==> design/flow/design.v <==
package rv32_pkg;
  typedef logic [31:0] u32;
  typedef enum logic [3:0] {
    ALU_ADD, ALU_SUB, ALU_AND, ALU_OR, ALU_XOR,
    ALU_SLT, ALU_SLTU, ALU_SLL, ALU_SRL, ALU_SRA
  } alu_op_e;
  typedef enum logic [2:0] {WB_NONE, WB_ALU, WB_MEM, WB_PC4, WB_IMM} wb_sel_e;
  typedef struct packed {
    logic valid;
    u32 pc;
    u32 instr;
    logic [4:0] rs1, rs2, rd;
    u32 rs1_val, rs2_val;
    u32 imm;
    logic regwrite;
    wb_sel_e wb_sel;
    logic memread;
    logic memwrite;
    logic [1:0] mem_size;  
    logic mem_sign;  
    logic is_branch;
    logic is_jal;
    logic is_jalr;
    logic [2:0] br_funct3;
    alu_op_e alu_op;
    logic alu_src_imm;  
  } idex_t;
  typedef struct packed {
    logic valid;
    u32 pc;
    u32 pc4;
    u32 alu_y;
    u32 rs2_fwd;  
    logic [4:0] rd;
    logic regwrite;
    wb_sel_e wb_sel;
    logic memread;
    logic memwrite;
    logic [1:0] mem_size;
    logic mem_sign;
    logic took_branch;
    u32 br_target;
  } exmem_t;
  typedef struct packed {
    logic valid;
    u32 pc4;
    u32 alu_y;
    u32 mem_rdata;
    logic [4:0] rd;
    logic regwrite;
    wb_sel_e wb_sel;
  } memwb_t;
endpackage
module rv32_alu (
  input rv32_pkg::alu_op_e op,
  input logic [31:0] a,
  input logic [31:0] b,
  output logic [31:0] y
);
  logic signed [31:0] as, bs;
  always_comb begin
    as = $signed(a);
    bs = $signed(b);
    y = 32'd0;
    unique case (op)
      rv32_pkg::ALU_ADD : y = a + b;
      rv32_pkg::ALU_SUB : y = a - b;
      rv32_pkg::ALU_AND : y = a & b;
      rv32_pkg::ALU_OR  : y = a | b;
      rv32_pkg::ALU_XOR : y = a ^ b;
      rv32_pkg::ALU_SLT : y = (as < bs) ? 32'd1 : 32'd0;
      rv32_pkg::ALU_SLTU: y = (a  < b ) ? 32'd1 : 32'd0;
      rv32_pkg::ALU_SLL : y = a << b[4:0];
      rv32_pkg::ALU_SRL : y = a >> b[4:0];
      rv32_pkg::ALU_SRA : y = as >>> b[4:0];
      default : y = 32'd0;
    endcase
  end
endmodule
module rv32_branch_unit (
  input logic is_branch,
  input logic [2:0] br_funct3,
  input logic is_jal,
  input logic is_jalr,
  input logic [31:0] pc,
  input logic [31:0] rs1,
  input logic [31:0] rs2,
  input logic [31:0] imm,
  output logic took,
  output logic [31:0] target
);
  logic signed [31:0] rs1s, rs2s;
  always_comb begin
    rs1s = $signed(rs1);
    rs2s = $signed(rs2);
    took = 1'b0;
    target = pc + 32'd4;
    if (is_jal) begin
      took = 1'b1;
      target = pc + imm;
    end else if (is_jalr) begin
      took = 1'b1;
      target = (rs1 + imm) & 32'hFFFF_FFFE;  
    end else if (is_branch) begin
      unique case (br_funct3)
        3'b000: took = (rs1 == rs2);  
        3'b001: took = (rs1 != rs2);  
        3'b100: took = (rs1s < rs2s);  
        3'b101: took = (rs1s >= rs2s);  
        3'b110: took = (rs1 < rs2);  
        3'b111: took = (rs1 >= rs2);  
        default: took = 1'b0;
      endcase
      target = pc + imm;
    end
  end
endmodule
module rv32_decode (
  input logic [31:0] instr,
  output logic regwrite,
  output rv32_pkg::wb_sel_e wb_sel,
  output logic memread,
  output logic memwrite,
  output logic [1:0] mem_size,  
  output logic mem_sign,  
  output rv32_pkg::alu_op_e alu_op,
  output logic alu_src_imm,
  output logic is_branch,
  output logic [2:0] br_funct3,
  output logic is_jal,
  output logic is_jalr,
  output logic [31:0] imm
);
  logic [6:0] opcode;
  logic [2:0] funct3;
  logic [6:0] funct7;
  function automatic logic [31:0] imm_i(input logic [31:0] i);
    imm_i = {{20{i[31]}}, i[31:20]};
  endfunction
  function automatic logic [31:0] imm_s(input logic [31:0] i);
    imm_s = {{20{i[31]}}, i[31:25], i[11:7]};
  endfunction
  function automatic logic [31:0] imm_b(input logic [31:0] i);
    imm_b = {{19{i[31]}}, i[31], i[7], i[30:25], i[11:8], 1'b0};
  endfunction
  function automatic logic [31:0] imm_u(input logic [31:0] i);
    imm_u = {i[31:12], 12'b0};
  endfunction
  function automatic logic [31:0] imm_j(input logic [31:0] i);
    imm_j = {{11{i[31]}}, i[31], i[19:12], i[20], i[30:21], 1'b0};
  endfunction
  always_comb begin
    opcode = instr[6:0];
    funct3 = instr[14:12];
    funct7 = instr[31:25];
    regwrite = 1'b0;
    wb_sel = rv32_pkg::WB_NONE;
    memread = 1'b0;
    memwrite = 1'b0;
    mem_size = 2'd2;  
    mem_sign = 1'b1;
    alu_op = rv32_pkg::ALU_ADD;
    alu_src_imm = 1'b0;
    is_branch = 1'b0;
    br_funct3 = funct3;
    is_jal = 1'b0;
    is_jalr = 1'b0;
    imm = 32'd0;
    unique case (opcode)
      7'b0110111: begin
        regwrite = 1'b1;
        wb_sel = rv32_pkg::WB_ALU;  
        alu_op = rv32_pkg::ALU_ADD;
        alu_src_imm = 1'b1;
        imm = imm_u(instr);
      end
      7'b0010111: begin
        regwrite = 1'b1;
        wb_sel = rv32_pkg::WB_ALU;  
        alu_op = rv32_pkg::ALU_ADD;
        alu_src_imm = 1'b1;
        imm = imm_u(instr);
      end
      7'b1101111: begin
        regwrite = 1'b1;
        wb_sel = rv32_pkg::WB_PC4;
        is_jal = 1'b1;
        imm = imm_j(instr);
      end
      7'b1100111: begin
        regwrite = 1'b1;
        wb_sel = rv32_pkg::WB_PC4;
        is_jalr = 1'b1;
        alu_op = rv32_pkg::ALU_ADD;
        alu_src_imm = 1'b1;
        imm = imm_i(instr);
      end
      7'b1100011: begin
        is_branch = 1'b1;
        br_funct3 = funct3;
        imm = imm_b(instr);
      end
      7'b0000011: begin
        regwrite = 1'b1;
        wb_sel = rv32_pkg::WB_MEM;
        memread = 1'b1;
        alu_op = rv32_pkg::ALU_ADD;
        alu_src_imm = 1'b1;
        imm = imm_i(instr);
        unique case (funct3)
          3'b000: begin mem_size = 2'd0; mem_sign = 1'b1; end  
          3'b001: begin mem_size = 2'd1; mem_sign = 1'b1; end  
          3'b010: begin mem_size = 2'd2; mem_sign = 1'b1; end  
          3'b100: begin mem_size = 2'd0; mem_sign = 1'b0; end  
          3'b101: begin mem_size = 2'd1; mem_sign = 1'b0; end  
          default: begin
            regwrite = 1'b0; memread = 1'b0; wb_sel = rv32_pkg::WB_NONE;
          end
        endcase
      end
      7'b0100011: begin
        memwrite = 1'b1;
        alu_op = rv32_pkg::ALU_ADD;
        alu_src_imm = 1'b1;
        imm = imm_s(instr);
        unique case (funct3)
          3'b000: mem_size = 2'd0;  
          3'b001: mem_size = 2'd1;  
          3'b010: mem_size = 2'd2;  
          default: begin
            memwrite = 1'b0;
          end
        endcase
      end
      7'b0010011: begin
        regwrite = 1'b1;
        wb_sel = rv32_pkg::WB_ALU;
        alu_src_imm = 1'b1;
        imm = imm_i(instr);
        unique case (funct3)
          3'b000: alu_op = rv32_pkg::ALU_ADD;  
          3'b010: alu_op = rv32_pkg::ALU_SLT;  
          3'b011: alu_op = rv32_pkg::ALU_SLTU;  
          3'b100: alu_op = rv32_pkg::ALU_XOR;  
          3'b110: alu_op = rv32_pkg::ALU_OR;  
          3'b111: alu_op = rv32_pkg::ALU_AND;  
          3'b001: alu_op = rv32_pkg::ALU_SLL;  
          3'b101: begin
            alu_op = (instr[30] == 1'b1) ? rv32_pkg::ALU_SRA : rv32_pkg::ALU_SRL;
          end
          default: begin
            regwrite = 1'b0; wb_sel = rv32_pkg::WB_NONE;
          end
        endcase
      end
      7'b0110011: begin
        regwrite = 1'b1;
        wb_sel = rv32_pkg::WB_ALU;
        alu_src_imm = 1'b0;
        unique case (funct3)
          3'b000: alu_op = (funct7 == 7'b0100000) ? rv32_pkg::ALU_SUB : rv32_pkg::ALU_ADD;
          3'b001: alu_op = rv32_pkg::ALU_SLL;
          3'b010: alu_op = rv32_pkg::ALU_SLT;
          3'b011: alu_op = rv32_pkg::ALU_SLTU;
          3'b100: alu_op = rv32_pkg::ALU_XOR;
          3'b101: alu_op = (funct7 == 7'b0100000) ? rv32_pkg::ALU_SRA : rv32_pkg::ALU_SRL;
          3'b110: alu_op = rv32_pkg::ALU_OR;
          3'b111: alu_op = rv32_pkg::ALU_AND;
          default: begin
            regwrite = 1'b0; wb_sel = rv32_pkg::WB_NONE;
          end
        endcase
      end
      default: begin
      end
    endcase
  end
endmodule
module rv32_forward (
  input logic [4:0] idex_rs1,
  input logic [4:0] idex_rs2,
  input logic exmem_regwrite,
  input logic [4:0] exmem_rd,
  input logic memwb_regwrite,
  input logic [4:0] memwb_rd,
  output logic [1:0] fwd_a_sel,
  output logic [1:0] fwd_b_sel
);
  always_comb begin
    fwd_a_sel = 2'b00;
    fwd_b_sel = 2'b00;
    if (exmem_regwrite && (exmem_rd != 5'd0) && (exmem_rd == idex_rs1)) fwd_a_sel = 2'b01;
    else if (memwb_regwrite && (memwb_rd != 5'd0) && (memwb_rd == idex_rs1)) fwd_a_sel = 2'b10;
    if (exmem_regwrite && (exmem_rd != 5'd0) && (exmem_rd == idex_rs2)) fwd_b_sel = 2'b01;
    else if (memwb_regwrite && (memwb_rd != 5'd0) && (memwb_rd == idex_rs2)) fwd_b_sel = 2'b10;
  end
endmodule
module rv32_hazard (
  input logic ifid_valid,
  input logic idex_valid,
  input logic idex_memread,
  input logic [4:0] ifid_rs1,
  input logic [4:0] ifid_rs2,
  input logic [4:0] idex_rd,
  output logic stall_if,
  output logic stall_id
);
  logic hazard;
  always_comb begin
    hazard = 1'b0;
    if (ifid_valid && idex_valid && idex_memread && (idex_rd != 5'd0)) begin
      if ((idex_rd == ifid_rs1) || (idex_rd == ifid_rs2)) hazard = 1'b1;
    end
    stall_if = hazard;
    stall_id = hazard;
  end
endmodule
module rv32_memmap (
  input logic [31:0] addr,
  output logic is_mmio,
  output logic mmio_we,
  output logic [31:0] mmio_addr
);
  always_comb begin
    is_mmio = 1'b0;
    mmio_we = 1'b0;
    mmio_addr = addr;
    if (addr[31:28] == 4'hF) begin
      is_mmio = 1'b1;
      mmio_we = 1'b0;
    end
  end
endmodule
module rv32_regfile (
  input logic clk,
  input logic rst_n,
  input logic [4:0] raddr1,
  input logic [4:0] raddr2,
  output logic [31:0] rdata1,
  output logic [31:0] rdata2,
  input logic we,
  input logic [4:0] waddr,
  input logic [31:0] wdata
);
  logic [31:0] regs [31:0];
  always_ff @(posedge clk) begin
    if (!rst_n) begin
    end else begin
      if (we && (waddr != 5'd0)) regs[waddr] <= wdata;
      regs[5'd0] <= 32'd0;
    end
  end
  always_comb begin
    rdata1 = (raddr1 == 5'd0) ? 32'd0 : regs[raddr1];
    rdata2 = (raddr2 == 5'd0) ? 32'd0 : regs[raddr2];
  end
endmodule
module rv32_core (
  input logic clk,
  input logic rst_n,
  output logic [31:0] imem_addr,
  input logic [31:0] imem_rdata,
  output logic dmem_valid,
  output logic dmem_we,
  output logic [31:0] dmem_addr,
  output logic [31:0] dmem_wdata,
  output logic [3:0] dmem_wstrb,
  input logic dmem_ready,
  input logic [31:0] dmem_rdata,
  output logic mmio_we,
  output logic [31:0] mmio_addr,
  output logic [31:0] mmio_wdata,
  input logic [31:0] mmio_rdata
);
  logic [31:0] pc_q, pc_d;
  logic [31:0] if_pc4;
  logic [31:0] if_instr;
  logic ifid_valid_q, ifid_valid_d;
  logic [31:0] ifid_pc_q, ifid_pc_d;
  logic [31:0] ifid_instr_q, ifid_instr_d;
  rv32_pkg::idex_t idex_q;
  rv32_pkg::idex_t idex_d;
  rv32_pkg::exmem_t exmem_q;
  rv32_pkg::exmem_t exmem_d;
  rv32_pkg::memwb_t memwb_q;
  rv32_pkg::memwb_t memwb_d;
  logic [4:0] rs1, rs2, rd;
  logic [31:0] rs1_val, rs2_val;
  logic dec_regwrite, dec_memread, dec_memwrite;
  logic [1:0] dec_mem_size;
  logic dec_mem_sign;
  rv32_pkg::wb_sel_e dec_wb_sel;
  rv32_pkg::alu_op_e dec_alu_op;
  logic dec_alu_src_imm;
  logic dec_is_branch, dec_is_jal, dec_is_jalr;
  logic [2:0] dec_br_funct3;
  logic [31:0] dec_imm;
  logic stall_if, stall_id;
  logic flush_ifid, flush_idex;
  logic [1:0] fwd_a_sel, fwd_b_sel;  
  logic [31:0] ex_op_a, ex_op_b, ex_op_b_raw;
  logic [31:0] alu_y;
  logic took_branch;
  logic [31:0] br_target;
  logic [31:0] pc_next_seq;
  logic [31:0] wb_data;
  assign imem_addr = pc_q;
  assign if_instr = imem_rdata;
  assign if_pc4 = pc_q + 32'd4;
  assign pc_next_seq = if_pc4;
  assign rs1 = ifid_instr_q[19:15];
  assign rs2 = ifid_instr_q[24:20];
  assign rd = ifid_instr_q[11:7];
  logic [31:0] rf_rdata1, rf_rdata2;
  rv32_regfile u_rf (
    .clk(clk), .rst_n(rst_n),
    .raddr1(rs1), .raddr2(rs2),
    .rdata1(rf_rdata1), .rdata2(rf_rdata2),
    .we(memwb_q.regwrite && memwb_q.valid && !stall_mem),
    .waddr(memwb_q.rd),
    .wdata(wb_data)
  );
  assign rs1_val = (memwb_q.regwrite && memwb_q.valid && (memwb_q.rd != 5'd0) && (memwb_q.rd == rs1)) ? wb_data : rf_rdata1;
  assign rs2_val = (memwb_q.regwrite && memwb_q.valid && (memwb_q.rd != 5'd0) && (memwb_q.rd == rs2)) ? wb_data : rf_rdata2;
  rv32_decode u_dec (
    .instr(ifid_instr_q),
    .regwrite(dec_regwrite),
    .wb_sel(dec_wb_sel),
    .memread(dec_memread),
    .memwrite(dec_memwrite),
    .mem_size(dec_mem_size),
    .mem_sign(dec_mem_sign),
    .alu_op(dec_alu_op),
    .alu_src_imm(dec_alu_src_imm),
    .is_branch(dec_is_branch),
    .br_funct3(dec_br_funct3),
    .is_jal(dec_is_jal),
    .is_jalr(dec_is_jalr),
    .imm(dec_imm)
  );
  rv32_hazard u_haz (
    .ifid_valid(ifid_valid_q),
    .idex_valid(idex_q.valid),
    .idex_memread(idex_q.memread),
    .ifid_rs1(rs1),
    .ifid_rs2(rs2),
    .idex_rd(idex_q.rd),
    .stall_if(stall_if),
    .stall_id(stall_id)
  );
  rv32_forward u_fwd (
    .idex_rs1(idex_q.rs1),
    .idex_rs2(idex_q.rs2),
    .exmem_regwrite(exmem_q.regwrite && exmem_q.valid),
    .exmem_rd(exmem_q.rd),
    .memwb_regwrite(memwb_q.regwrite && memwb_q.valid),
    .memwb_rd(memwb_q.rd),
    .fwd_a_sel(fwd_a_sel),
    .fwd_b_sel(fwd_b_sel)
  );
  always_comb begin
    flush_ifid = took_branch;
    flush_idex = took_branch;
  end
  always_comb begin
    idex_d = '0;
    idex_d.valid = ifid_valid_q && !flush_idex && !stall_id;
    idex_d.pc = ifid_pc_q;
    idex_d.instr = ifid_instr_q;
    idex_d.rs1 = rs1;
    idex_d.rs2 = rs2;
    idex_d.rd = rd;
    idex_d.rs1_val = rs1_val;
    idex_d.rs2_val = rs2_val;
    idex_d.imm = dec_imm;
    idex_d.regwrite = dec_regwrite;
    idex_d.wb_sel = dec_wb_sel;
    idex_d.memread = dec_memread;
    idex_d.memwrite = dec_memwrite;
    idex_d.mem_size = dec_mem_size;
    idex_d.mem_sign = dec_mem_sign;
    idex_d.is_branch = dec_is_branch;
    idex_d.br_funct3 = dec_br_funct3;
    idex_d.is_jal = dec_is_jal;
    idex_d.is_jalr = dec_is_jalr;
    idex_d.alu_op = dec_alu_op;
    idex_d.alu_src_imm = dec_alu_src_imm;
    if (stall_id) begin
      idex_d = '0;
    end
  end
  logic [6:0] ex_opcode;
  assign ex_opcode = idex_q.instr[6:0];
  always_comb begin
    ex_op_a = idex_q.rs1_val;
    ex_op_b_raw = idex_q.rs2_val;
    case (fwd_a_sel)
      2'b01: ex_op_a = exmem_q.alu_y;
      2'b10: ex_op_a = wb_data;
      default:   ;
    endcase
    case (fwd_b_sel)
      2'b01: ex_op_b_raw = exmem_q.alu_y;
      2'b10: ex_op_b_raw = wb_data;
      default:   ;
    endcase
    if (ex_opcode == 7'b0110111) begin
      ex_op_a = 32'd0;
    end else if (ex_opcode == 7'b0010111) begin
      ex_op_a = idex_q.pc;
    end
  end
  assign ex_op_b = (idex_q.alu_src_imm) ? idex_q.imm : ex_op_b_raw;
  rv32_alu u_alu (
    .op(idex_q.alu_op),
    .a(ex_op_a),
    .b(ex_op_b),
    .y(alu_y)
  );
  rv32_branch_unit u_bru (
    .is_branch(idex_q.is_branch && idex_q.valid),
    .br_funct3(idex_q.br_funct3),
    .is_jal(idex_q.is_jal && idex_q.valid),
    .is_jalr(idex_q.is_jalr && idex_q.valid),
    .pc(idex_q.pc),
    .rs1(ex_op_a),
    .rs2(ex_op_b_raw),
    .imm(idex_q.imm),
    .took(took_branch),
    .target(br_target)
  );
  always_comb begin
    pc_d = pc_q;
    if (!stall_if) begin
      pc_d = took_branch ? br_target : pc_next_seq;
    end
  end
  always_comb begin
    exmem_d = '0;
    exmem_d.valid = idex_q.valid;
    exmem_d.pc4 = idex_q.pc + 32'd4;
    exmem_d.alu_y = alu_y;
    exmem_d.rs2_fwd = ex_op_b_raw;
    exmem_d.rd = idex_q.rd;
    exmem_d.regwrite = idex_q.regwrite;
    exmem_d.wb_sel = idex_q.wb_sel;
    exmem_d.memread = idex_q.memread;
    exmem_d.memwrite = idex_q.memwrite;
    exmem_d.mem_size = idex_q.mem_size;
    exmem_d.mem_sign = idex_q.mem_sign;
    exmem_d.took_branch = took_branch;
    exmem_d.br_target = br_target;
  end
  logic mem_is_mmio, mem_mmio_we_unused;
  logic mem_rd, mem_wr;
  logic stall_mem;
  logic [3:0] mem_strb;
  logic [31:0] mem_wdata, mem_raw, mem_shifted, mem_load;
  rv32_memmap u_mm (
    .addr(exmem_q.alu_y),
    .is_mmio(mem_is_mmio),
    .mmio_we(mem_mmio_we_unused),
    .mmio_addr(mmio_addr)
  );
  assign mem_rd = exmem_q.valid && exmem_q.memread;
  assign mem_wr = exmem_q.valid && exmem_q.memwrite;
  always_comb begin
    unique case (exmem_q.mem_size)
      2'd0: begin
        mem_wdata = {4{exmem_q.rs2_fwd[7:0]}};
        mem_strb = 4'b0001 << exmem_q.alu_y[1:0];
      end
      2'd1: begin
        mem_wdata = {2{exmem_q.rs2_fwd[15:0]}};
        mem_strb = exmem_q.alu_y[1] ? 4'b1100 : 4'b0011;
      end
      default: begin
        mem_wdata = exmem_q.rs2_fwd;
        mem_strb = 4'b1111;
      end
    endcase
  end
  assign dmem_valid = (mem_rd || mem_wr) && !mem_is_mmio;
  assign dmem_we = mem_wr && !mem_is_mmio;
  assign dmem_addr = exmem_q.alu_y;
  assign dmem_wdata = mem_wdata;
  assign dmem_wstrb = mem_strb;
  assign mmio_we = mem_wr && mem_is_mmio;
  assign mmio_wdata = mem_wdata;
  assign stall_mem = dmem_valid && !dmem_ready;
  always_comb begin
    mem_raw = mem_is_mmio ? mmio_rdata : dmem_rdata;
    mem_shifted = mem_raw >> {exmem_q.alu_y[1:0], 3'b000};
    unique case (exmem_q.mem_size)
      2'd0: mem_load = {{24{exmem_q.mem_sign & mem_shifted[7]}}, mem_shifted[7:0]};
      2'd1: mem_load = {{16{exmem_q.mem_sign & mem_shifted[15]}}, mem_shifted[15:0]};
      default: mem_load = mem_shifted;
    endcase
  end
  always_comb begin
    memwb_d = '0;
    memwb_d.valid = exmem_q.valid;
    memwb_d.pc4 = exmem_q.pc4;
    memwb_d.alu_y = exmem_q.alu_y;
    memwb_d.mem_rdata = mem_load;
    memwb_d.rd = exmem_q.rd;
    memwb_d.regwrite = exmem_q.regwrite;
    memwb_d.wb_sel = exmem_q.wb_sel;
  end
  always_comb begin
    wb_data = 32'd0;
    unique case (memwb_q.wb_sel)
      rv32_pkg::WB_ALU: wb_data = memwb_q.alu_y;
      rv32_pkg::WB_MEM: wb_data = memwb_q.mem_rdata;
      rv32_pkg::WB_PC4: wb_data = memwb_q.pc4;
      rv32_pkg::WB_IMM: wb_data = memwb_q.alu_y;
      default: wb_data = 32'd0;
    endcase
  end
  always_ff @(posedge clk) begin
    if (!rst_n) begin
      pc_q <= 32'd0;
      ifid_valid_q <= 1'b0;
      ifid_pc_q <= 32'd0;
      ifid_instr_q <= 32'd0;
      idex_q <= '0;
      exmem_q <= '0;
      memwb_q <= '0;
    end else if (!stall_mem) begin
      pc_q <= pc_d;
      if (!stall_if) begin
        ifid_valid_q <= 1'b1;
        ifid_pc_q <= pc_q;
        ifid_instr_q <= if_instr;
      end
      if (flush_ifid) begin
        ifid_valid_q <= 1'b0;
      end
      idex_q <= idex_d;
      exmem_q <= exmem_d;
      memwb_q <= memwb_d;
    end
  end
endmodule
==> design/flow/run.sh <==
#!/bin/bash
# the make line also repeats each setting of config.mk as NAME=value (left out here)
make -C /OpenROAD-flow-scripts/flow DESIGN_CONFIG=/design/flow/config.mk WORK_HOME=/design/flow/orfs CLKGATE_MAP_FILE= finish
==> design/flow/config.mk <==
export PLATFORM = sky130hd
export DESIGN_NAME = rv32_core
export DESIGN_NICKNAME = rv32_core
export VERILOG_FILES = /design/flow/design.v
export SDC_FILE = /design/flow/constraint.sdc
export NUM_CORES = 4
export LEC_CHECK = 0
export CAP_MARGIN = 20
export CORE_MARGIN = 2
export CORE_UTILIZATION = 66
export CTS_CLUSTER_SIZE = 40
export PLACE_DENSITY = 0.6
export SLEW_MARGIN = 20
==> design/flow/constraint.sdc <==
create_clock -name core_clock -period 4.63 [get_ports {clk}]
set_input_delay 0.9260 -clock core_clock [delete_from_list [all_inputs] [get_ports {clk}]]
set_output_delay 0.9260 -clock core_clock [all_outputs]
set_load 0.01 [all_outputs]
==> impl_metrics.ini, run 1 <==
; generated from flow reports
[logic_synthesis]
synthTopCellsByCount = edfxtp_1 (992), nand2_1 (644), mux4_2 (643), nor2_1 (549), dfxtp_1 (524)
simple_gate_share_pct = 9.24
dominantRegCellSynth = edfxtp_1
async_flop_share_pct = 0
synthCells = 7022
top_cells_by_area = edfxtp_1 (36%), mux4_2 (17%), dfxtp_1 (13%), a21oi_1 (2.9%), nand2_1 (2.9%)
topCombFamilyByArea = multiplexers
yosys-stat-cells = 7022
syn_nets = 7317
synth_top_cell_by_count = edfxtp_1
yosys_warnings = 8
ys_chip_area_mm2 = 0.0839
largest_area_cell = edfxtp_1
seq_area_frac_synth_pct = 48.0
yosys_register_bits = 1516
aoi_share_pct = 13.4
synth_area_per_cell_um2 = 11.9
syn_area_mm2 = 0.0839
mux_share_pct = 20.4
edf_count = 992
adder_share_pct = 2.96
top_area_share_pct = 35.5
xor_area_share_pct = 1.59
ys_types = 108

[placement]
port_buffers = 265
gp_congestion = 1.11
dp.final_hpwl_mm = 286

[floorplan]
placeableCoreArea_mm2 = 0.126
fp.dieArea_mm2 = 0.130
die_h_um = 360
initial_core_util_pct = 66.6
ioPinCount = 266
std_cell_rows = 130
die_w_um = 360

[status]
error = [ERROR GRT-0116] Global routing finished with congestion. Check the congestion regions in the DRC Viewer.
haltStage = global routing
status = did not finish

[grt]
track_usage_pct = 89.8
overflow = 1258

[cts]
cts_htree_levels = 4
ctsLongestPathBuffers = 3
root_buffer = clkbuf_16
numCtsBuffers = 156
cts.sinks = 1516
metal layers:
metal / overflow / global-route usage [%]
met1: 195 / 89.7
met2: 438 / 97.1
met3: 250 / 84.4
met4: 344 / 87.9
met5: 31 / 68.7
timing repair:
| item | CTS |
|---|---|
| endpoints found under the setup margin | 66 |
| pin swaps | 41 |
| gates cloned | 1 |
| buffers inserted | 35 |
| hold buffers | 0 |
| resized | 218 |
through the flow:
| stage | setup slack [ps] | instances | utilization [%] | cell area, um^2 |
|---|---|---|---|---|
| 4_1_cts | -701 | 9673 | 80.7 | 102000 |
| 3_5_place_dp | -1370 | 9349 | 75.6 | 95100 |
| 3_3_place_gp | -1110 | 9349 | 75.6 | 95100 |
| 2_1_floorplan | -416 | 7022 | - | 84400 |
==> inputs of run 2 (changes only) <==
CAP_MARGIN = 0   (was 20)
CELL_PAD_IN_SITES_GLOBAL_PLACEMENT = 3   (was not set)
CORE_ASPECT_RATIO = 0.86   (was not set)
CORE_UTILIZATION = 24   (was 66)
CTS_CLUSTER_DIAMETER = 112   (was not set)
CTS_CLUSTER_SIZE = not set   (was 40)
GPL_ROUTABILITY_DRIVEN = 1   (was not set)
MIN_ROUTING_LAYER = met1   (was not set)
PLACE_DENSITY = 0.88   (was 0.6)
SETUP_SLACK_MARGIN = 2.03   (was not set)
SLEW_MARGIN = 35   (was 20)
TNS_END_PERCENT = 85   (was not set)
clock period = 8.66 ns   (was 4.63 ns; I/O delays follow)
==> impl_metrics.ini, run 2 <==
; synthesis and place-and-route metrics
[status]
status = complete, no violations

[worst_setup_path]
worst_setup_path_start_kind = flip-flop
path_cells = xnor2_1 > and2_1 > nand3_2 > nor2_1 > a21oi_1 > o21ai_0 > inv_1 > ha_1 > nand4_1 > nor4_2 > nand3_1 > xnor2_1 > a21oi_1 > or4_1 > o21ai_4 > buf_4 > nand2_2 > a211oi_1 > nor3_1
crit_buf_inv = 2
path_depth = 19
criticalPathCategory = flip-flop to flip-flop
slowest_delay_ps = 680
crit_fanout = 45
crit_slowest_cell = o21ai_0
reg2regPathDepth = 19
cp_top_family = simple AND/OR/NAND/NOR gates
rr_startpoint = memwb_q[5]
rrSetupSlack_ps = 2190
end_kind = flip-flop
crit_start = memwb_q[5]
arrival_ps = 7140
crit_end = pc_q[15]
worst_r2r_endpoint = pc_q[15]
crit_required_ps = 9330

[final_timing]
relSlewSlack_pct = 26.9
rsz0062_at_grt = no
period_used_pct = 74.7
setup_ws_ps = 2190
slew_viol_final = 0
tightest_slew_ps = 1090
setup_viol = 0
timing.final.hold_violations = 0
fin_setup_tns_ps = 0
max_freq_mhz = 155
finClkSkew_ps = 105
fin_crit_ps = 6470

[cts]
root_buffer = clkbuf_16
clk_pin_slew_ps = 60
numCtsBuffers = 162
ctsLongestPathBuffers = 4
cts.sinks = 1516
tritoncts = yes
clock_latency_ps = 860
cts_htree_levels = 4

[floorplan]
std_cell_rows = 201
placeableCoreArea_mm2 = 0.348
fp.dieArea_mm2 = 0.354
ioPinCount = 266
initial_core_util_pct = 24.1
die_h_um = 552
die_w_um = 641

[grt]
overflow = 0
track_usage_pct = 19.7
grt_max_degree = 182
grt_pass1_wl_mm = 501
grt_pass1_vias = 62700
antenna_found_initial = 24

[logic_synthesis]
top_area_share_pct = 35.5
xor_area_share_pct = 1.59
syn_nets = 7317
synthCells = 7022
yosys-stat-cells = 7022
ys_types = 108
yosys_register_bits = 1516
yosys_warnings = 8
async_flop_share_pct = 0
seq_area_frac_synth_pct = 48.0
mux_share_pct = 20.4
ys_chip_area_mm2 = 0.0839
dominantRegCellSynth = edfxtp_1
syn_area_mm2 = 0.0839
topCombFamilyByArea = multiplexers
adder_share_pct = 2.96
simple_gate_share_pct = 9.24
synth_area_per_cell_um2 = 11.9
aoi_share_pct = 13.4
synth_top_cell_by_count = edfxtp_1
edf_count = 992
synthTopCellsByCount = edfxtp_1 (992), nand2_1 (644), mux4_2 (643), nor2_1 (549), dfxtp_1 (524)
largest_area_cell = edfxtp_1
top_cells_by_area = edfxtp_1 (36%), mux4_2 (17%), dfxtp_1 (13%), a21oi_1 (2.9%), nand2_1 (2.9%)

[detailed_routing]
wl_per_cell_um = 30.6
drtPass1Iterations = 8
drc_errors = 0
wl_mm = 363
top_layer = met5
ant_nets = 0
viasPerCell = 5.53
drtIter0Drc = 9208
met1_length_mm = 148
wl_met3_mm = 40.5
met2WireLength_mm = 159
vias = 65800

[pwr]
vdd_ir_drop_max_v = 0.000145
comb_cell_power_w = 0.00236
p_clk_w = 0.00720
combPwrFrac_pct = 13.4
p_sw_share_pct = 27.5
p_clk_share_pct = 41.0
pwr-share-seq_pct = 45.5
p_leak_nw = 34.5
power_density_mw_per_mm2 = 179
p_seq_w = 0.00799
p_int_w = 0.0127
p_sw_w = 0.00483
power.group.top = registers
power_w = 0.0176

[layout]
nFillCells = 35400
final_util_pct = 28.2
layoutNonFillerInstCount = 11900
area_growth_pct = 17.2
final_nets = 7387

[placement]
place_ws_ps = 1190
place_inst = 11600
gp_congestion = 0.952
dp.final_hpwl_mm = 250
port_buffers = 265

[hold_path]
hold_depth = 2
hp-start = memwb_q[42]
holdPathEnd = memwb_q[42]
hp-class = flip-flop to flip-flop

[job]
max_cap_viol_count = 0
warning_count = 106
==> run 2: cell type report <==
| class | instances | area [um^2] | share of cell area [%] |
|---|---|---|---|
| Multi-Input combinational cell | 4670 | 40700 | 41.4 |
| Sequential cell | 1516 | 40300 | 41.0 |
| Tap cell | 4669 | 5840 | 5.94 |
| Timing Repair Buffer | 537 | 5240 | 5.33 |
| Clock buffer | 219 | 4590 | 4.66 |
| Inverter | 193 | 782 | 0.795 |
| Clock inverter | 64 | 716 | 0.728 |
| Timing Repair inverter | 12 | 60.1 | 0.0611 |
| Antenna cell | 8 | 20.0 | 0.0204 |
==> run 2: repair_timing <==
| item | 4_1_cts | 5_1_grt |
|---|---|---|
| gates resized | 47 | 31 |
| endpoints found under the hold margin | 0 | 0 |
| pin swaps | 2 | 4 |
| cloned | 12 | 1 |
| setup buffers | 14 | 8 |
| endpoints found under the setup margin | 39 | 41 |
| hold buffers | 0 | 0 |
==> run 2: per-stage QoR <==
step / hold slack (ps) / cell area (um^2)
finish: 454 / 98300
global route: 472 / 98300
CTS: 455 / 97900
detailed placement: 445 / 92200
global placement: 436 / 91700
floorplan: 428 / 83900
==> run 2: per-layer routing <==
layer	track usage [%]	vias up
met1	27.4	33700
met4	7.02	6
met2	29.7	4129
met3	4.69	620
li1	-	27300
met5	0	-
==> inputs of run 3 (changes only) <==
CAP_MARGIN = 20   (was 0)
CELL_PAD_IN_SITES_GLOBAL_PLACEMENT = not set   (was 3)
CORE_ASPECT_RATIO = not set   (was 0.86)
CORE_UTILIZATION = 72   (was 24)
CTS_CLUSTER_DIAMETER = 375   (was 112)
CTS_CLUSTER_SIZE = 33   (was not set)
GPL_ROUTABILITY_DRIVEN = not set   (was 1)
MIN_ROUTING_LAYER = not set   (was met1)
PLACE_DENSITY = not set   (was 0.88)
PLACE_DENSITY_LB_ADDON = 0.0   (was not set)
SETUP_SLACK_MARGIN = -0.19   (was 2.03)
TNS_END_PERCENT = 5   (was 85)
clock period = 4.32 ns   (was 8.66 ns; I/O delays follow)
==> impl_metrics.ini, run 3 <==
; generated from flow reports
[floorplan]
die_h_um = 345
ioPinCount = 266
fp.dieArea_mm2 = 0.119
std_cell_rows = 125
die_w_um = 345
initial_core_util_pct = 72.4
placeableCoreArea_mm2 = 0.116

[logic_synthesis]
syn_area_mm2 = 0.0839
ys_types = 108
largest_area_cell = edfxtp_1
syn_nets = 7317
top_area_share_pct = 35.5
yosys_register_bits = 1516
adder_share_pct = 2.96
mux_share_pct = 20.4
xor_area_share_pct = 1.59
edf_count = 992
aoi_share_pct = 13.4
synthTopCellsByCount = edfxtp_1 (992), nand2_1 (644), mux4_2 (643), nor2_1 (549), dfxtp_1 (524)
synth_top_cell_by_count = edfxtp_1
simple_gate_share_pct = 9.24
synthCells = 7022
synth_area_per_cell_um2 = 11.9
top_cells_by_area = edfxtp_1 (36%), mux4_2 (17%), dfxtp_1 (13%), a21oi_1 (2.9%), nand2_1 (2.9%)
yosys-stat-cells = 7022
async_flop_share_pct = 0
yosys_warnings = 8
topCombFamilyByArea = multiplexers
dominantRegCellSynth = edfxtp_1
seq_area_frac_synth_pct = 48.0
ys_chip_area_mm2 = 0.0839

[placement]
place_ws_ps = -1410
dp.final_hpwl_mm = 295
gp_congestion = 1.19
port_buffers = 265

[cts]
root_buffer = clkbuf_16
cts.sinks = 1516
ctsLongestPathBuffers = 3
cts_htree_levels = 2
numCtsBuffers = 51

[status]
status = did not finish
haltStage = global routing
error = [ERROR GRT-0116] Global routing finished with congestion. Check the congestion regions in the DRC Viewer.

[grt]
overflow = 3408
track_usage_pct = 96.4
-- run 3: metrics by stage --
step                instance area (um^2)  instances  power (W)
detailed placement                 95200       9245     0.0217
CTS                                97800       9366     0.0285
floorplan                          84300       7022     0.0189
global placement                   95200       9244     0.0214
-- run 3: layer usage --
layer,global-route usage (%),overflow
met5,80.6,112
met4,97.3,771
met3,91.6,595
met2,103,1419
met1,94.7,511
-- run 3: timing repair --
action                                  CTS
endpoints found under the setup margin   65
hold buffers                              0
buffers inserted                         27
pin swaps                                46
gates resized                           185
gates cloned                              1
==> inputs of run 4 (changes only) <==
CORE_UTILIZATION = 65   (was 72)
CTS_CLUSTER_DIAMETER = not set   (was 375)
CTS_CLUSTER_SIZE = 40   (was 33)
HOLD_SLACK_MARGIN = 0.28   (was not set)
PLACE_DENSITY_LB_ADDON = not set   (was 0.0)
SETUP_SLACK_MARGIN = -0.37   (was -0.19)
SLEW_MARGIN = 20   (was 35)
TNS_END_PERCENT = not set   (was 5)
clock period = 4.97 ns   (was 4.32 ns; I/O delays follow)
==> impl_metrics.ini, run 4 <==
; generated from flow reports
[floorplan]
initial_core_util_pct = 65.6
ioPinCount = 266
die_w_um = 363
fp.dieArea_mm2 = 0.132
std_cell_rows = 131
placeableCoreArea_mm2 = 0.128
die_h_um = 363

[placement]
place_inst = 9230
port_buffers = 265
dp.final_hpwl_mm = 288
gp_congestion = 1.13

[logic_synthesis]
synthTopCellsByCount = edfxtp_1 (992), nand2_1 (644), mux4_2 (643), nor2_1 (549), dfxtp_1 (524)
top_area_share_pct = 35.5
edf_count = 992
ys_chip_area_mm2 = 0.0839
topCombFamilyByArea = multiplexers
yosys_warnings = 8
syn_area_mm2 = 0.0839
top_cells_by_area = edfxtp_1 (36%), mux4_2 (17%), dfxtp_1 (13%), a21oi_1 (2.9%), nand2_1 (2.9%)
synth_top_cell_by_count = edfxtp_1
xor_area_share_pct = 1.59
yosys_register_bits = 1516
largest_area_cell = edfxtp_1
mux_share_pct = 20.4
adder_share_pct = 2.96
simple_gate_share_pct = 9.24
yosys-stat-cells = 7022
ys_types = 108
seq_area_frac_synth_pct = 48.0
syn_nets = 7317
synthCells = 7022
async_flop_share_pct = 0
synth_area_per_cell_um2 = 11.9
dominantRegCellSynth = edfxtp_1
aoi_share_pct = 13.4

[grt]
overflow = 2048
track_usage_pct = 90.3

[cts]
cts_hold_buffers = 0
numCtsBuffers = 153
root_buffer = clkbuf_16
ctsLongestPathBuffers = 3
cts_htree_levels = 4
cts.sinks = 1516

[status]
status = did not finish
error = [ERROR GRT-0116] Global routing finished with congestion. Check the congestion regions in the DRC Viewer.
haltStage = global routing
-- run 4: routing by layer --
| layer | GRT overflow | track usage (%) |
|---|---|---|
| met3 | 340 | 85.2 |
| met5 | 58 | 66.9 |
| met2 | 824 | 98.2 |
| met1 | 302 | 90.0 |
| met4 | 524 | 87.6 |
-- run 4: repair_timing --
action	4_1_cts
setup buffers	22
endpoints found under the setup margin	54
pin swaps	26
hold endpoints to repair	0
gates resized	193
cloned	1
-- run 4: metrics by stage --
step / cell area (um^2) / worst slack (ps) / TNS [ps]
detailed placement: 93900 / -1120 / -44040
floorplan: 84000 / -397 / -8990
CTS: 100000 / -414 / -14890
global placement: 93900 / -876 / -30440
==> inputs of run 5 (changes only) <==
ABC_AREA = 1   (was not set)
CORE_UTILIZATION = 72   (was 65)
CTS_CLUSTER_DIAMETER = 95   (was not set)
CTS_CLUSTER_SIZE = 10   (was 40)
HOLD_SLACK_MARGIN = not set   (was 0.28)
PLACE_DENSITY_LB_ADDON = 0.0   (was not set)
SETUP_SLACK_MARGIN = 0.59   (was -0.37)
clock period = 2.02 ns   (was 4.97 ns; I/O delays follow)
==> impl_metrics.ini, run 5 <==
; generated from flow reports
[logic_synthesis]
edf_count = 992
async_flop_share_pct = 0
top_cells_by_area = edfxtp_1 (34%), dfxtp_1 (12%), o21ai_0 (9.1%), nand2_1 (7.0%), nor2_1 (6.6%)
synthTopCellsByCount = nand2_1 (1623), o21ai_0 (1587), nor2_1 (1518), edfxtp_1 (992), nand3_1 (904)
topCombFamilyByArea = AND-OR/OR-AND gates
syn_area_mm2 = 0.0870
seq_area_frac_synth_pct = 46.3
yosys_register_bits = 1516
simple_gate_share_pct = 20.8
yosys-stat-cells = 10900
xor_area_share_pct = 1.06
top_area_share_pct = 34.2
largest_area_cell = edfxtp_1
yosys_warnings = 8
aoi_share_pct = 21.4
mux_share_pct = 0.207
syn_nets = 11200
synthCells = 10900
dominantRegCellSynth = edfxtp_1
synth_area_per_cell_um2 = 7.98
ys_chip_area_mm2 = 0.0870
synth_top_cell_by_count = nand2_1
ys_types = 67
adder_share_pct = 2.85

[floorplan]
initial_core_util_pct = 72.6
die_w_um = 352
placeableCoreArea_mm2 = 0.120
ioPinCount = 266
die_h_um = 352
fp.dieArea_mm2 = 0.124
std_cell_rows = 127

[cts]
root_buffer = clkbuf_16
cts.sinks = 1516
cts_htree_levels = 4
cts_hold_buffers = 0
numCtsBuffers = 169
ctsLongestPathBuffers = 3

[status]
status = did not finish
error = [ERROR GRT-0116] Global routing finished with congestion. Check the congestion regions in the DRC Viewer.
haltStage = global routing

[placement]
dp.final_hpwl_mm = 277
port_buffers = 265
gp_congestion = 1.30

[grt]
overflow = 4533
track_usage_pct = 97.3
==> run 5: metal layers <==
metal | GRT usage [%] | overflow
met1 | 93.2 | 381
met2 | 107 | 2481
met3 | 90.1 | 411
met4 | 101 | 1202
met5 | 78.6 | 58
==> run 5: repair_timing <==
action	in CTS
cloned	8
endpoints found under the setup margin	2643
pin swaps	163
endpoints found under the hold margin	0
setup buffers	105
resized	490
==> run 5: per-stage QoR <==
stage	instance area, um^2	setup slack (ps)	cells
after floorplan	88800	-1920	10900
after global placement	106000	-2400	13700
after detailed placement	106000	-2540	13700
after CTS	113000	-2200	14100
==> inputs of run 6 (changes only) <==
ABC_AREA = not set   (was 1)
CAP_MARGIN = 0   (was 20)
CELL_PAD_IN_SITES_GLOBAL_PLACEMENT = 2   (was not set)
CORE_ASPECT_RATIO = 1.51   (was not set)
CORE_UTILIZATION = 24   (was 72)
CTS_CLUSTER_DIAMETER = 394   (was 95)
CTS_CLUSTER_SIZE = not set   (was 10)
GPL_ROUTABILITY_DRIVEN = 1   (was not set)
PLACE_DENSITY = 0.88   (was not set)
PLACE_DENSITY_LB_ADDON = not set   (was 0.0)
SETUP_SLACK_MARGIN = not set   (was 0.59)
SLEW_MARGIN = 35   (was 20)
TNS_END_PERCENT = 85   (was not set)
clock period = 8.66 ns   (was 2.02 ns; I/O delays follow)
==> impl_metrics.ini, run 6 <==
; synthesis and place-and-route metrics
[hold_path]
hold_depth = 2
hp-start = exmem_q[111]
holdPathEnd = memwb_q[73]
hp-class = flip-flop to flip-flop

[logic_synthesis]
ys_chip_area_mm2 = 0.0839
topCombFamilyByArea = multiplexers
syn_area_mm2 = 0.0839
synthTopCellsByCount = edfxtp_1 (992), nand2_1 (644), mux4_2 (643), nor2_1 (549), dfxtp_1 (524)
top_cells_by_area = edfxtp_1 (36%), mux4_2 (17%), dfxtp_1 (13%), a21oi_1 (2.9%), nand2_1 (2.9%)
yosys_warnings = 8
yosys-stat-cells = 7022
synth_top_cell_by_count = edfxtp_1
synth_area_per_cell_um2 = 11.9
aoi_share_pct = 13.4
largest_area_cell = edfxtp_1
seq_area_frac_synth_pct = 48.0
syn_nets = 7317
yosys_register_bits = 1516
simple_gate_share_pct = 9.24
ys_types = 108
top_area_share_pct = 35.5
adder_share_pct = 2.96
mux_share_pct = 20.4
dominantRegCellSynth = edfxtp_1
async_flop_share_pct = 0
synthCells = 7022
xor_area_share_pct = 1.59
edf_count = 992

[cts]
ctsLongestPathBuffers = 4
post-cts-setup-buffers = 0
clk_pin_slew_ps = 70
tritoncts = yes
clock_latency_ps = 850
cts.sinks = 1516
root_buffer = clkbuf_16
post_cts_resized = 0
numCtsBuffers = 149
cts_hold_buffers = 0
cts_htree_levels = 4

[worst_setup_path]
rr_startpoint = memwb_q[1]
crit_end = pc_q[28]
crit_slowest_cell = clkinv_1
criticalPathCategory = flip-flop to flip-flop
reg2regPathDepth = 19
crit_top_cell = buf_4
path_depth = 19
crit_required_ps = 9290
rrSetupSlack_ps = 1110
path_cells = buf_4 > mux2_2 > a22oi_1 > clkinv_1 > nor4_1 > o311ai_2 > buf_4 > ha_1 > nand2_1 > o21ai_0 > a221o_1 > o31ai_1 > a211oi_1 > or4_1 > or2_2 > a21oi_1 > nor2_2 > a221oi_1 > a31oi_1
arrival_ps = 8180
crit_buf_inv = 3
crit_fanout = 32
slowest_delay_ps = 830
end_kind = flip-flop
worst_r2r_endpoint = pc_q[28]
crit_start = memwb_q[1]
cp_top_family = AND-OR/OR-AND gates
worst_setup_path_start_kind = flip-flop

[detailed_routing]
vias = 65800
drc_errors = 0
drtPass1Iterations = 6
wl_per_cell_um = 33.1
viasPerCell = 5.60
ant_nets = 0
wl_mm = 389
drtIter0Drc = 7974

[layout]
finalInstanceArea_mm2 = 0.0971
logic_area_mm2 = 0.0405
flop_area_mm2 = 0.0403
final_nets = 7358
area_growth_pct = 15.8
nFillCells = 35100

[job]
max_cap_viol_count = 0
warning_count = 100

[pwr]
p_int_w = 0.0123
power_density_mw_per_mm2 = 176
p_leak_nw = 34.3
p_clk_w = 0.00676
pwr-share-seq_pct = 46.7
p_sw_share_pct = 28.2
power.group.top = registers
p_sw_w = 0.00483
p_seq_w = 0.00800
p_clk_share_pct = 39.5
comb_cell_power_w = 0.00237
vdd_ir_drop_max_v = 0.000134
combPwrFrac_pct = 13.9

[grt]
antenna_found_initial = 29
grt_pass1_wl_mm = 532
overflow = 0
grt_max_degree = 156
track_usage_pct = 21.2
grt_pass1_vias = 66000

[final_timing]
finClkSkew_ps = 93.7
timing.final.hold_violations = 0
slew_viol_final = 0
hold_slack_ps = 440
fin_setup_tns_ps = 0
fin_crit_ps = 7550
tightest_slew_ps = 1040
rsz0062_at_grt = no
period_used_pct = 87.2
setup_viol = 0
max_freq_mhz = 132
relSlewSlack_pct = 30.7

[floorplan]
die_w_um = 485
die_h_um = 730
ioPinCount = 266
fp.dieArea_mm2 = 0.354
std_cell_rows = 266
initial_core_util_pct = 24.1
placeableCoreArea_mm2 = 0.348

[placement]
dp.final_hpwl_mm = 279
gp_congestion = 1.08
port_buffers = 265
post_dp_cell_area_mm2 = 0.0921

[status]
status = complete, no violations
run 6: routing by layer:
| metal | up-vias | track usage (%) | share of wire (%) |
|---|---|---|---|
| met5 | - | 0 | 0.019 |
| li1 | 27300 | - | - |
| met3 | 1378 | 4.33 | 7.6 |
| met4 | 10 | 22.4 | 12 |
| met2 | 3980 | 36.8 | 50 |
| met1 | 33200 | 20.3 | 30 |
run 6: area by class of cell:
class	instances	share of cell area, %
inverters	193	0.754
repair buffers	534	5.19
multi-input cells	4669	41.7
clock inverters	74	0.815
clock buffers	184	4.15
well taps	4556	5.87
flip-flops and latches	1516	41.5
diodes	18	0.0464
run 6: metrics by stage:
stage          utilization (%)  total power [W]  instances  setup slack [ps]
3_3_place_gp              26.4           0.0105      11500              1500
4_1_cts                   27.9           0.0171      11700              1580
3_5_place_dp              26.5           0.0105      11500              1610
6_report                  27.9           0.0171      11700              1110
2_1_floorplan                -          0.00939       7022              2560
5_1_grt                   27.9           0.0175      11700               930
==> inputs of run 7 (changes only) <==
ABC_AREA = 1   (was not set)
CAP_MARGIN = 20   (was 0)
CELL_PAD_IN_SITES_GLOBAL_PLACEMENT = 3   (was 2)
CORE_ASPECT_RATIO = not set   (was 1.51)
CORE_MARGIN = 7   (was 2)
CORE_UTILIZATION = 40   (was 24)
CTS_CLUSTER_DIAMETER = not set   (was 394)
GPL_ROUTABILITY_DRIVEN = not set   (was 1)
PLACE_DENSITY = 0.6   (was 0.88)
SLEW_MARGIN = 20   (was 35)
TNS_END_PERCENT = not set   (was 85)
clock period = 8.0 ns   (was 8.66 ns; I/O delays follow)
==> impl_metrics.ini, run 7 <==
; synthesis and place-and-route metrics
[status]
status = complete, no violations

[detailed_routing]
vias = 85500
wl_mm = 430
ant_nets = 0
drc_errors = 0
drtPass1Iterations = 8
drtIter0Drc = 11100
viasPerCell = 6.26
wl_per_cell_um = 31.5

[final_timing]
finClkSkew_ps = 58.4
rsz0062_at_grt = no
period_used_pct = 94.6
slew_viol_final = 0
hold_slack_ps = 437
setup_ws_ps = 433
relSlewSlack_pct = 12.5
timing.final.hold_violations = 0
fin_setup_tns_ps = 0
setup_viol = 0
tightest_slew_ps = 1310
fin_crit_ps = 7570
max_freq_mhz = 132

[logic_synthesis]
async_flop_share_pct = 0
yosys-stat-cells = 10900
synth_area_per_cell_um2 = 7.98
top_area_share_pct = 34.2
largest_area_cell = edfxtp_1
synthTopCellsByCount = nand2_1 (1623), o21ai_0 (1587), nor2_1 (1518), edfxtp_1 (992), nand3_1 (904)
seq_area_frac_synth_pct = 46.3
yosys_warnings = 8
simple_gate_share_pct = 20.8
adder_share_pct = 2.85
synth_top_cell_by_count = nand2_1
synthCells = 10900
edf_count = 992
ys_types = 67
syn_nets = 11200
top_cells_by_area = edfxtp_1 (34%), dfxtp_1 (12%), o21ai_0 (9.1%), nand2_1 (7.0%), nor2_1 (6.6%)
ys_chip_area_mm2 = 0.0870
mux_share_pct = 0.207
xor_area_share_pct = 1.06
dominantRegCellSynth = edfxtp_1
topCombFamilyByArea = AND-OR/OR-AND gates
aoi_share_pct = 21.4
syn_area_mm2 = 0.0870
yosys_register_bits = 1516

[pwr]
p_int_w = 0.0139
pwr-share-seq_pct = 42.7
p_sw_w = 0.00612
p_leak_nw = 37.8
combPwrFrac_pct = 16.5
p_sw_share_pct = 30.6
power.group.top = registers
p_clk_w = 0.00816
p_seq_w = 0.00855
vdd_ir_drop_max_v = 0.000241
power_density_mw_per_mm2 = 206
p_clk_share_pct = 40.8
comb_cell_power_w = 0.00331

[grt]
track_usage_pct = 35.6
grt_max_degree = 195
grt_pass1_wl_mm = 602
antenna_found_initial = 16
overflow = 0
grt_pass1_vias = 80600

[placement]
dp.final_hpwl_mm = 284
place_inst = 13300
gp_congestion = 0.970
post_dp_cell_area_mm2 = 0.0915
port_buffers = 265
place_ws_ps = 924

[cts]
clock_latency_ps = 870
clk_pin_slew_ps = 70
cts.sinks = 1516
tritoncts = yes
numCtsBuffers = 173
cts_htree_levels = 4
ctsLongestPathBuffers = 3
post_cts_resized = 0
post-cts-setup-buffers = 0
root_buffer = clkbuf_16
cts_hold_buffers = 0

[layout]
layoutNonFillerInstCount = 13700
area_growth_pct = 12.0
final_nets = 11000
finalInstanceArea_mm2 = 0.0974

[worst_setup_path]
crit_fanout = 22
crit_end = exmem_q[96]
criticalPathCategory = flip-flop to flip-flop
crit_required_ps = 8680
slowest_delay_ps = 1090
crit_start = exmem_q[44]
worst_setup_path_start_kind = flip-flop
arrival_ps = 8250
rr_startpoint = exmem_q[44]
rrSetupSlack_ps = 430
end_kind = flip-flop
reg2regPathDepth = 25
path_depth = 25
cp_top_family = AND-OR/OR-AND gates
crit_buf_inv = 5
crit_top_cell = nand2_1
worst_r2r_endpoint = exmem_q[96]
crit_slowest_cell = a221oi_1

[floorplan]
die_w_um = 480
fp.dieArea_mm2 = 0.231
ioPinCount = 266
die_h_um = 480
placeableCoreArea_mm2 = 0.217
std_cell_rows = 171
initial_core_util_pct = 40.2

[hold_path]
hp-class = flip-flop to flip-flop
hp-start = u_rf.regs[0][24]
holdPathEnd = u_rf.regs[0][24]
hold_depth = 2

[job]
max_cap_viol_count = 0
warning_count = 151
==> run 7: per-layer routing <==
| layer | share of wire, % | track usage (%) |
|---|---|---|
| met4 | 6.2 | 18.6 |
| met5 | 0.0028 | 0 |
| met1 | 40 | 46.0 |
| met2 | 45 | 57.4 |
| met3 | 8.8 | 6.18 |
==> run 7: stage by stage <==
stage	total power, W	util (%)
2_1_floorplan	0.0106	-
3_3_place_gp	0.0120	42.3
3_5_place_dp	0.0119	42.3
4_1_cts	0.0200	45.0
5_1_grt	0.0206	45.0
6_report	0.0200	45.0
==> run 7: area by class of cell <==
cell class | count | area (um^2)
inverters | 646 | 2480
diodes | 5 | 12.5
well taps | 2854 | 3570
repair buffers | 479 | 4630
multi-input cells | 7842 | 40600
clock buffers | 227 | 4770
fillers | 21500 | 119000
flip-flops and latches | 1516 | 40300
clock inverters | 95 | 1030
==> inputs of run 8 (changes only) <==
ABC_AREA = not set   (was 1)
CELL_PAD_IN_SITES_GLOBAL_PLACEMENT = not set   (was 3)
CORE_MARGIN = 4   (was 7)
HOLD_SLACK_MARGIN = 0.08   (was not set)
PLACE_DENSITY = not set   (was 0.6)
PLACE_DENSITY_LB_ADDON = 0.05   (was not set)
==> impl_metrics.ini, run 8 <==
; synthesis and place-and-route metrics
[pwr]
p_leak_nw = 34.8
pwr-share-seq_pct = 44.4
p_sw_share_pct = 28.3
vdd_ir_drop_max_v = 0.000232
comb_cell_power_w = 0.00262
combPwrFrac_pct = 13.5
p_clk_share_pct = 42.1
power.group.top = registers
power_density_mw_per_mm2 = 203
p_clk_w = 0.00818
p_int_w = 0.0139
p_seq_w = 0.00864
p_sw_w = 0.00551

[logic_synthesis]
dominantRegCellSynth = edfxtp_1
top_cells_by_area = edfxtp_1 (36%), mux4_2 (17%), dfxtp_1 (13%), a21oi_1 (2.9%), nand2_1 (2.9%)
ys_chip_area_mm2 = 0.0839
ys_types = 108
aoi_share_pct = 13.4
synth_area_per_cell_um2 = 11.9
largest_area_cell = edfxtp_1
yosys_warnings = 8
async_flop_share_pct = 0
synthTopCellsByCount = edfxtp_1 (992), nand2_1 (644), mux4_2 (643), nor2_1 (549), dfxtp_1 (524)
mux_share_pct = 20.4
syn_nets = 7317
yosys_register_bits = 1516
seq_area_frac_synth_pct = 48.0
xor_area_share_pct = 1.59
simple_gate_share_pct = 9.24
synthCells = 7022
edf_count = 992
synth_top_cell_by_count = edfxtp_1
yosys-stat-cells = 7022
top_area_share_pct = 35.5
syn_area_mm2 = 0.0839
topCombFamilyByArea = multiplexers
adder_share_pct = 2.96

[worst_setup_path]
worst_r2r_endpoint = exmem_q[79]
path_cells = xnor2_1 > and3_1 > a31oi_1 > a21o_1 > o21bai_1 > buf_4 > inv_1 > ha_1 > fa_1 > nor2b_1 > o31ai_1 > a211oi_1 > a2111oi_0 > o41ai_1 > nand4_1 > a31oi_1 > nor2_1 > o31ai_1 > a31oi_1
crit_end = exmem_q[79]
rr_startpoint = memwb_q[4]
criticalPathCategory = flip-flop to flip-flop
rrSetupSlack_ps = 570
worst_setup_path_start_kind = flip-flop
arrival_ps = 8120
slowest_delay_ps = 900
crit_top_cell = a31oi_1
reg2regPathDepth = 19
crit_buf_inv = 2
crit_slowest_cell = o41ai_1
path_depth = 19
end_kind = flip-flop
crit_required_ps = 8690
crit_start = memwb_q[4]
cp_top_family = AND-OR/OR-AND gates
crit_fanout = 18

[placement]
gp_congestion = 1.07
dp.final_hpwl_mm = 257
place_inst = 9708
port_buffers = 265

[cts]
post_cts_resized = 0
cts.sinks = 1516
root_buffer = clkbuf_16
post-cts-setup-buffers = 0
ctsLongestPathBuffers = 3
cts_hold_buffers = 0
clk_pin_slew_ps = 60
clock_latency_ps = 860
numCtsBuffers = 176
cts_htree_levels = 4
tritoncts = yes

[grt]
grt_pass1_wl_mm = 510
overflow = 0
track_usage_pct = 33.2
grt_max_degree = 139
grt_pass1_vias = 62800
antenna_found_initial = 16

[layout]
area_growth_pct = 14.2
final_nets = 7397
nFillCells = 18900
layoutNonFillerInstCount = 10000

[detailed_routing]
drtPass1Iterations = 6
viasPerCell = 6.44
wl_per_cell_um = 36.8
ant_nets = 0
vias = 64700
drc_errors = 0
drtIter0Drc = 7367
wl_mm = 369

[floorplan]
initial_core_util_pct = 40.3
die_h_um = 466
std_cell_rows = 167
placeableCoreArea_mm2 = 0.208
fp.dieArea_mm2 = 0.217
ioPinCount = 266
die_w_um = 466

[job]
max_cap_viol_count = 0
warning_count = 100

[hold_path]
hold_depth = 2
hp-class = flip-flop to flip-flop
hp-start = memwb_q[50]
holdPathEnd = memwb_q[50]

[final_timing]
hold_slack_ps = 447
rsz0062_at_grt = no
period_used_pct = 92.9
timing.final.hold_violations = 0
finClkSkew_ps = 67.3
max_freq_mhz = 135
fin_crit_ps = 7430
setup_viol = 0
tightest_slew_ps = 1280
slew_viol_final = 0
relSlewSlack_pct = 14.1
fin_setup_tns_ps = 0

[status]
status = complete, no violations
==> run 8: routing by layer <==
| layer | track usage (%) | share of wire, % |
|---|---|---|
| met1 | 42.9 | 40 |
| met2 | 53.6 | 47 |
| met3 | 5.19 | 6.8 |
| met4 | 18.7 | 6.7 |
| met5 | 0 | 0.0076 |
==> run 8: layout make-up <==
cell class / instances / area (um^2) / share of cell area (%)
Timing Repair Buffer: 546 / 4970 / 5.19
Clock inverter: 86 / 1060 / 1.10
Inverter: 193 / 732 / 0.765
Clock buffer: 238 / 4810 / 5.02
Sequential cell: 1516 / 40300 / 42.1
Antenna cell: 6 / 15.0 / 0.0157
Multi-Input combinational cell: 4669 / 40400 / 42.2
Tap cell: 2788 / 3490 / 3.64
==> run 8: per-stage QoR <==
step / util (%) / setup slack, ps / cell area [um^2] / total power [W]
after floorplan: - / 1900 / 83900 / 0.0102
after global placement: 43.2 / 843 / 89800 / 0.0114
after detailed placement: 43.2 / 791 / 89800 / 0.0114
after CTS: 46.0 / 690 / 95700 / 0.0195
after global routing: 46.0 / 311 / 95700 / 0.0200
final: 46.0 / 568 / 95700 / 0.0194
==> inputs of run 9 (changes only) <==
CAP_MARGIN = 40   (was 20)
CORE_MARGIN = 2   (was 4)
CORE_UTILIZATION = 72   (was 40)
CTS_CLUSTER_DIAMETER = 375   (was not set)
CTS_CLUSTER_SIZE = 33   (was not set)
HOLD_SLACK_MARGIN = not set   (was 0.08)
PLACE_DENSITY_LB_ADDON = 0.0   (was 0.05)
SETUP_SLACK_MARGIN = -0.19   (was not set)
SLEW_MARGIN = 35   (was 20)
TNS_END_PERCENT = 5   (was not set)
clock period = 6.24 ns   (was 8.0 ns; I/O delays follow)
==> impl_metrics.ini, run 9 <==
; generated from flow reports
[logic_synthesis]
seq_area_frac_synth_pct = 48.0
yosys-stat-cells = 7022
async_flop_share_pct = 0
top_area_share_pct = 35.5
simple_gate_share_pct = 9.24
topCombFamilyByArea = multiplexers
adder_share_pct = 2.96
synthTopCellsByCount = edfxtp_1 (992), nand2_1 (644), mux4_2 (643), nor2_1 (549), dfxtp_1 (524)
xor_area_share_pct = 1.59
synthCells = 7022
dominantRegCellSynth = edfxtp_1
yosys_register_bits = 1516
edf_count = 992
ys_types = 108
mux_share_pct = 20.4
synth_top_cell_by_count = edfxtp_1
yosys_warnings = 8
syn_area_mm2 = 0.0839
syn_nets = 7317
largest_area_cell = edfxtp_1
ys_chip_area_mm2 = 0.0839
synth_area_per_cell_um2 = 11.9
aoi_share_pct = 13.4
top_cells_by_area = edfxtp_1 (36%), mux4_2 (17%), dfxtp_1 (13%), a21oi_1 (2.9%), nand2_1 (2.9%)

[status]
error = [ERROR GRT-0116] Global routing finished with congestion. Check the congestion regions in the DRC Viewer.
haltStage = global routing
status = did not finish

[grt]
track_usage_pct = 77.3
overflow = 94

[cts]
numCtsBuffers = 51
cts_htree_levels = 2
root_buffer = clkbuf_16
cts.sinks = 1516
ctsLongestPathBuffers = 3

[placement]
gp_congestion = 1.11
dp.final_hpwl_mm = 258
port_buffers = 265
post_dp_cell_area_mm2 = 0.0885

[floorplan]
std_cell_rows = 125
placeableCoreArea_mm2 = 0.116
fp.dieArea_mm2 = 0.119
initial_core_util_pct = 72.4
die_h_um = 345
ioPinCount = 266
die_w_um = 345
run 9: per-layer routing:
| metal | global-route usage (%) | overflow |
|---|---|---|
| met1 | 78.3 | 8 |
| met2 | 91.0 | 30 |
| met3 | 66.3 | 13 |
| met4 | 71.5 | 40 |
| met5 | 41.9 | 3 |
run 9: per-stage QoR:
stage / std cells / utilization (%) / hold slack, ps / power, W / worst slack (ps)
after CTS: 8558 / 77.7 / 449 / 0.0190 / -162
after detailed placement: 8468 / 76.4 / 447 / 0.0144 / -120
after global placement: 8465 / 76.3 / 435 / 0.0142 / 249
after floorplan: 7022 / - / 428 / 0.0130 / 142
run 9: what timing repair did:
item,4_1_cts
endpoints found under the setup margin,9
resized,2
hold buffers,0
buffers inserted,0
cloned,0
==> inputs of run 10 (changes only) <==
CAP_MARGIN = 20   (was 40)
CELL_PAD_IN_SITES_GLOBAL_PLACEMENT = 1   (was not set)
CORE_ASPECT_RATIO = 1.51   (was not set)
CORE_UTILIZATION = 53   (was 72)
CTS_CLUSTER_DIAMETER = 100   (was 375)
CTS_CLUSTER_SIZE = not set   (was 33)
GPL_ROUTABILITY_DRIVEN = 1   (was not set)
PLACE_DENSITY_LB_ADDON = 0.01   (was 0.0)
SETUP_SLACK_MARGIN = 1.14   (was -0.19)
TNS_END_PERCENT = 85   (was 5)
clock period = 4.24 ns   (was 6.24 ns; I/O delays follow)
==> impl_metrics.ini, run 10 <==
; synthesis and place-and-route metrics
[final_timing]
hold_slack_ps = 412
slew_viol_final = 0
timing.final.hold_violations = 0
period_used_pct = 128
tightest_slew_ps = 1180
max_freq_mhz = 184
setup_ws_ps = -1210
rsz0062_at_grt = yes
fin_crit_ps = 5450
finClkSkew_ps = 91.9
setup_viol = 68
relSlewSlack_pct = 21.1

[pwr]
power.group.top = registers
p_leak_nw = 40.2
pwr-share-seq_pct = 44.0
p_seq_w = 0.0162
p_sw_w = 0.0108
combPwrFrac_pct = 17.9
p_sw_share_pct = 29.2
power_density_mw_per_mm2 = 352
comb_cell_power_w = 0.00661
p_clk_w = 0.0140
vdd_ir_drop_max_v = 0.000523
p_clk_share_pct = 38.1
p_int_w = 0.0261

[worst_setup_path]
worst_setup_path_start_kind = flip-flop
rr_startpoint = exmem_q[44]
crit_fanout = 18
crit_end = pc_q[20]
crit_slowest_cell = or4_4
crit_required_ps = 5060
arrival_ps = 6260
cp_top_family = AND-OR/OR-AND gates
slowest_delay_ps = 560
crit_top_cell = buf_4
worst_r2r_endpoint = pc_q[20]
crit_start = exmem_q[44]
path_cells = or3_4 > o311a_4 > a31o_2 > buf_12 > buf_4 > o311ai_4 > ha_1 > nand4_1 > buf_4 > a211oi_2 > buf_4 > o22a_2 > a211oi_4 > a211oi_2 > or4_4 > or2_4 > a21oi_4 > buf_4 > nor2_2 > buf_4 > a21oi_1 > o211a_1
reg2regPathDepth = 22
end_kind = flip-flop
crit_buf_inv = 6
path_depth = 22
rrSetupSlack_ps = -1210
criticalPathCategory = flip-flop to flip-flop

[logic_synthesis]
aoi_share_pct = 13.4
ys_chip_area_mm2 = 0.0839
mux_share_pct = 20.4
syn_nets = 7317
xor_area_share_pct = 1.59
ys_types = 108
top_cells_by_area = edfxtp_1 (36%), mux4_2 (17%), dfxtp_1 (13%), a21oi_1 (2.9%), nand2_1 (2.9%)
dominantRegCellSynth = edfxtp_1
syn_area_mm2 = 0.0839
seq_area_frac_synth_pct = 48.0
synthCells = 7022
synth_top_cell_by_count = edfxtp_1
topCombFamilyByArea = multiplexers
largest_area_cell = edfxtp_1
top_area_share_pct = 35.5
edf_count = 992
simple_gate_share_pct = 9.24
async_flop_share_pct = 0
synth_area_per_cell_um2 = 11.9
adder_share_pct = 2.96
yosys-stat-cells = 7022
yosys_register_bits = 1516
yosys_warnings = 8
synthTopCellsByCount = edfxtp_1 (992), nand2_1 (644), mux4_2 (643), nor2_1 (549), dfxtp_1 (524)

[floorplan]
die_w_um = 328
placeableCoreArea_mm2 = 0.157
initial_core_util_pct = 53.3
fp.dieArea_mm2 = 0.161
std_cell_rows = 179
ioPinCount = 266
die_h_um = 493

[grt]
track_usage_pct = 50.0
grt_max_degree = 194
grt_pass1_wl_mm = 564
overflow = 0
antenna_found_initial = 30
grt_pass1_vias = 74000

[placement]
gp_congestion = 1.06
port_buffers = 265
dp.final_hpwl_mm = 271
post_dp_cell_area_mm2 = 0.0978
place_inst = 10000

[detailed_routing]
drc_errors = 0
vias = 74700
wl_mm = 407
wl_per_cell_um = 39.4
drtPass1Iterations = 6
viasPerCell = 7.23
ant_nets = 0
drtIter0Drc = 11000

[job]
max_cap_viol_count = 0
warning_count = 106

[layout]
layoutNonFillerInstCount = 10300
final_nets = 8422
area_growth_pct = 24.8
finalInstanceArea_mm2 = 0.105

[cts]
clock_latency_ps = 890
cts.sinks = 1516
cts_htree_levels = 4
cts_hold_buffers = 0
root_buffer = clkbuf_16
numCtsBuffers = 145
clk_pin_slew_ps = 70
tritoncts = yes
ctsLongestPathBuffers = 3

[status]
status = complete, but fails checks
so_faults = negative setup slack

[hold_path]
hold_depth = 3
hp-start = rst_n
holdPathEnd = memwb_q[59]
hp-class = primary input to flip-flop
[run 10: what timing repair did]
| item | CTS | global route |
|---|---|---|
| setup buffers | 21 | 17 |
| pin swaps | 41 | 48 |
| endpoints found under the setup margin | 1403 | 1449 |
| gates cloned | 1 | 2 |
| gates resized | 163 | 124 |
[run 10: cell type report]
class | count | area [um^2]
fillers | 11200 | 52800
multi-input cells | 4670 | 41900
repair buffers | 1601 | 14100
clock inverters | 85 | 1140
flip-flops and latches | 1516 | 40300
well taps | 2081 | 2600
diodes | 12 | 30.0
inverters | 193 | 749
clock buffers | 178 | 3850
[run 10: per-layer routing]
layer | share of wire (%) | track usage, %
met1 | 30 | 52.8
met2 | 46 | 78.9
met3 | 11 | 13.3
met4 | 13 | 51.1
met5 | 0.040 | 0
[run 10: through the flow]
step                      setup TNS (ps)  setup WS [ps]  utilization, %  total power, W
after floorplan                   -30670           -806               -          0.0193
after CTS                         -51890          -1080            65.9          0.0364
after detailed placement          -80160          -1760            62.1          0.0226
after global routing              -63900          -1250            66.4          0.0375
final                             -59750          -1210            66.5          0.0369
after global placement            -79490          -1740            62.1          0.0226
No activity file was given, so power comes from the tool's default toggle rates.
